==> inputs of wip/raven <==
==> flow/design.v (excerpt) <==
module Full_DCT(input clk,wr_1,wr_2,reset,
           input [11:0]a0,a1,a2,a3,a4,a5,a6,a7,
           output signed[11:0]b0,b1,b2,b3,b4,b5,b6,b7);
Settings: LEC_CHECK=0, CAP_MARGIN=20, CELL_PAD_IN_SITES_DETAIL_PLACEMENT=1, CORE_MARGIN=7, CORE_UTILIZATION=67, CTS_CLUSTER_DIAMETER=270, GPL_ROUTABILITY_DRIVEN=1, GPL_TIMING_DRIVEN=0, MAX_ROUTING_LAYER=met4, PLACE_DENSITY=0.63, SETUP_SLACK_MARGIN=1.51, SLEW_MARGIN=30, TNS_END_PERCENT=40; clock period 8.19 ns.
run.sh (not shown) runs the stock make flow with config.mk's settings and CLKGATE_MAP_FILE=.
==> inputs of wip/onyx, as changes to wip/raven <==
Settings changed: CELL_PAD_IN_SITES_DETAIL_PLACEMENT 1 to unset, CORE_MARGIN 7 to 2, CORE_UTILIZATION 67 to 9, CTS_CLUSTER_DIAMETER 270 to unset, GPL_ROUTABILITY_DRIVEN 1 to unset, GPL_TIMING_DRIVEN 0 to unset, MAX_ROUTING_LAYER met4 to unset, PLACE_DENSITY 0.63 to unset, SETUP_SLACK_MARGIN 1.51 to unset, SLEW_MARGIN 30 to 20, TNS_END_PERCENT 40 to unset.
==> flow/constraint.sdc (replaced) <==
create_clock -name core_clock -period 19.7 [get_ports {clk}]
set_input_delay 3.9400 -clock core_clock [delete_from_list [all_inputs] [get_ports {clk}]]
set_output_delay 3.9400 -clock core_clock [all_outputs]
set_load 0.01 [all_outputs]
==> inputs of wip/indigo, as changes to wip/raven <==
Settings changed: ABC_AREA set to 1, CAP_MARGIN 20 to 5, CELL_PAD_IN_SITES_DETAIL_PLACEMENT 1 to unset, CORE_MARGIN 7 to 2, CORE_UTILIZATION 67 to 71, CTS_CLUSTER_DIAMETER 270 to 210, GPL_ROUTABILITY_DRIVEN 1 to unset, GPL_TIMING_DRIVEN 0 to unset, PLACE_DENSITY 0.63 to unset, SETUP_SLACK_MARGIN 1.51 to unset, SLEW_MARGIN 30 to 40, TNS_END_PERCENT 40 to unset.
==> flow/constraint.sdc (replaced) <==
create_clock -name core_clock -period 7.12 [get_ports {clk}]
set_input_delay 1.4240 -clock core_clock [delete_from_list [all_inputs] [get_ports {clk}]]
set_output_delay 1.4240 -clock core_clock [all_outputs]
set_load 0.01 [all_outputs]
==> notes.md <==
Implementation run completed; key figures follow.

Logic synthesis:
- The run puts the cell area after synthesis at 161000 µm².
- The commonest cells after synthesis are 3765 x inv_1, 2846 x ha_1, 2126 x fa_1.
- Per the synthesis report, the number of distinct cell types is 94.
- The run gives the number of nets at floorplan as 20400.
- The synthesized netlist was found by Yosys to have 15300 cells.
- By area the synthesized netlist is led by fa_1 26%, ha_1 22%, edfxtp_1 16%.
- The run puts the area fraction in mux cells at 3.66%.
- The run puts the instance count of the mapped netlist at 15300.
- The stat command in Yosys gives a chip area of 161000 µm².

Die:
- The run puts the die outline area at 1800000 µm².
- The run gives the effective utilization at floorplan as 9.02%.

Place:
- The congestion estimate from routability-driven global placement came to 0.918.

Outcome:
- The run finished with no timing, DRC or antenna violations.
The numbers above come from wip/onyx.

==> notes.md <==
Notes from the flow run.

Outcome:
- The tool reported: "[ERROR DPL-0033] detailed placement checks failed during check placement".
- The run gives the last stage reached as detailed placement.
- The flow did not finish.

Logic synthesis:
- The run puts the number of nets at floorplan at 20400.
- Yosys reports the multiplexer fraction of the synthesized area as 3.66%.
- The run puts the instance count of the mapped netlist at 15300.
- By count the netlist is led by 3765 x inv_1, 2846 x ha_1, 2126 x fa_1.
- The run gives the synthesized-area fraction occupied by xor and xnor cells as 6.95%.
- Summing every instance area after synthesis gives 161000 µm².
- The run puts the sequential-to-total area share from yosys stat at 18.6%.
- The run puts the synthesis area per yosys at 161000 µm².
- The run puts the area fraction in compound gates at 7.56%.
- Yosys attributes the largest share of cell area to fa_1 26%, ha_1 22%, edfxtp_1 16%.
- The run gives the number of library cell types mapped by synthesis as 94.
- The run gives the cell total in the yosys stat output as 15300.

Place:
- The run puts the weighted congestion reported at the end of routability-driven placement at 1.05.

Die:
- The initial utilization of the core area, before any placement, comes to 67.6%.
- The run puts the die width at 504 µm.
- According to the floorplan report, the total die area is 254000 µm².
The numbers above come from wip/raven.

==> notes.md <==
Notes from the flow run.

Outcome:
- The flow did not finish.
- According to the logs, the last stage reached was global routing.
- The first error in the log reads "[ERROR GRT-0116] Global routing finished with congestion. Check the congestion regions in the DRC Viewer".

CTS:
- TritonCTS created 104 clock buffers.
- The run gives the number of gates resized after cts as 796.

Logic synthesis:
- The run gives the count of flip-flops with a built-in enable after synthesis as 864.
- After synthesis, the most frequently instantiated cells are 4485 x inv_1, 2846 x ha_1, 2126 x fa_1.
- The run gives the cell total in the yosys stat output as 18300.
- The synthesized netlist contains 71 unique library cells.
- After synthesis, the chip area reported by Yosys is 167000 µm².
- The run gives the instance count of the mapped netlist as 18300.
- The run gives the area fraction in mux cells as 0.0180%.
- After synthesis, the cell types taking the most area are fa_1 26%, ha_1 21%, edfxtp_1 16%.
- The run gives the cell area after synthesis as 167000 µm².
- The run puts the number of nets at floorplan at 23300.
- After Yosys synthesis, XOR and XNOR cells account for 6.61% of the synthesized area.

Die:
- The run gives the effective utilization at floorplan as 71.5%.
- The floorplan step defined a die boundary enclosing 239000 µm².

Place:
- The run gives the weighted congestion reported at the end of routability-driven placement as 1.16.
- The run gives the count of input and output buffers as 194.

Global route:
- For met2 alone, demand over resource in global routing was 115%.
The numbers above come from wip/indigo.



==> run H: inputs <==
Full_DCT again, from the RTL that the note above started with.
Settings: LEC_CHECK=0, CAP_MARGIN=20, CORE_MARGIN=7, CORE_UTILIZATION=67, CTS_CLUSTER_DIAMETER=270, MAX_ROUTING_LAYER=met4, PLACE_DENSITY=0.63, SLEW_MARGIN=30, TNS_END_PERCENT=90; clock period 8.19 ns.
==> run Z: changes against run H <==
Settings changed: CORE_MARGIN 7 to 2, CORE_UTILIZATION 67 to 40, CTS_CLUSTER_DIAMETER 270 to default, MAX_ROUTING_LAYER met4 to default, PLACE_DENSITY 0.63 to default, SLEW_MARGIN 30 to 20, TNS_END_PERCENT 90 to default.
==> flow/constraint.sdc (replaced) <==
create_clock -name core_clock -period 14.5 [get_ports {clk}]
set_input_delay 2.9000 -clock core_clock [delete_from_list [all_inputs] [get_ports {clk}]]
set_output_delay 2.9000 -clock core_clock [all_outputs]
set_load 0.01 [all_outputs]
==> run Y: changes against run H <==
Settings changed: CORE_MARGIN 7 to 2, CORE_UTILIZATION 67 to 65, CTS_CLUSTER_DIAMETER 270 to default, MAX_ROUTING_LAYER met4 to default, PLACE_DENSITY 0.63 to default, SETUP_SLACK_MARGIN from default to 2.82, SLEW_MARGIN 30 to 20, TNS_END_PERCENT 90 to default.
==> flow/constraint.sdc (replaced) <==
create_clock -name core_clock -period 15.0 [get_ports {clk}]
set_input_delay 3.0000 -clock core_clock [delete_from_list [all_inputs] [get_ports {clk}]]
set_output_delay 3.0000 -clock core_clock [all_outputs]
set_load 0.01 [all_outputs]
==> impl_metrics.py <==
# Physical implementation metrics
metrics = {
    "status": {
        "status": "complete, no violations",
    },
    "global_route": {
        "met3_usage_pct": 1.72,
        "use_met1_pct": 30.7,
    },
    "floorplan": {
        "num_rows": 232,
        "core_area_um2": 400000,
        "die_area_um2": 408000,
        "initCoreUtil_pct": 40.2,
        "die_w_um": 638,
    },
    "placed_design": {
        "placed_area_um2": 174000,
        "place_inst": 21200,
        "place.gp.congestion": 0.962,
    },
    "clock_tree": {
        "cts_resized": 0,
    },
}
# the run above: run Z

==> impl_metrics.py <==
# Flow results
metrics = {
    "placed_design": {
        "place.gp.congestion": 1.12,
        "place_inst": 22500,
        "pre_cts_slack_ns": -4.78,
        "placed_area_um2": 199000,
    },
    "synth": {
        "aoi_share_pct": 7.56,
        "ys_sh_simple_pct": 5.61,
        "top_cell": "inv_1",
    },
    "floorplan": {
        "die_area_um2": 254000,
        "die_w_um": 504,
        "core_area_um2": 238000,
        "num_rows": 179,
    },
    "status": {
        "stop_stage": "global routing",
        "error": "[ERROR GRT-0116] Global routing finished with congestion. Check the congestion regions in the DRC Viewer.",
        "status": "stopped before the end",
    },
    "clock_tree": {
        "cts_resized": 835,
    },
    "global_route": {
        "met3_usage_pct": 37.9,
        "use_met1_pct": 58.8,
    },
}
# the run above: run H

==> impl_metrics.py <==
# Physical implementation metrics
metrics = {
    "status": {
        "status": "complete, no violations",
    },
    "floorplan": {
        "die_area_um2": 252000,
        "num_rows": 182,
        "pin_count": 196,
        "core_area_um2": 246000,
        "initCoreUtil_pct": 65.4,
        "die_w_um": 502,
    },
    "placed_design": {
        "place_inst": 19000,
        "place.gp.congestion": 1.03,
        "placed_area_um2": 170000,
    },
    "clock_tree": {
        "cts_resized": 551,
    },
    "global_route": {
        "use_met1_pct": 49.6,
    },
}
# the run above: run Y

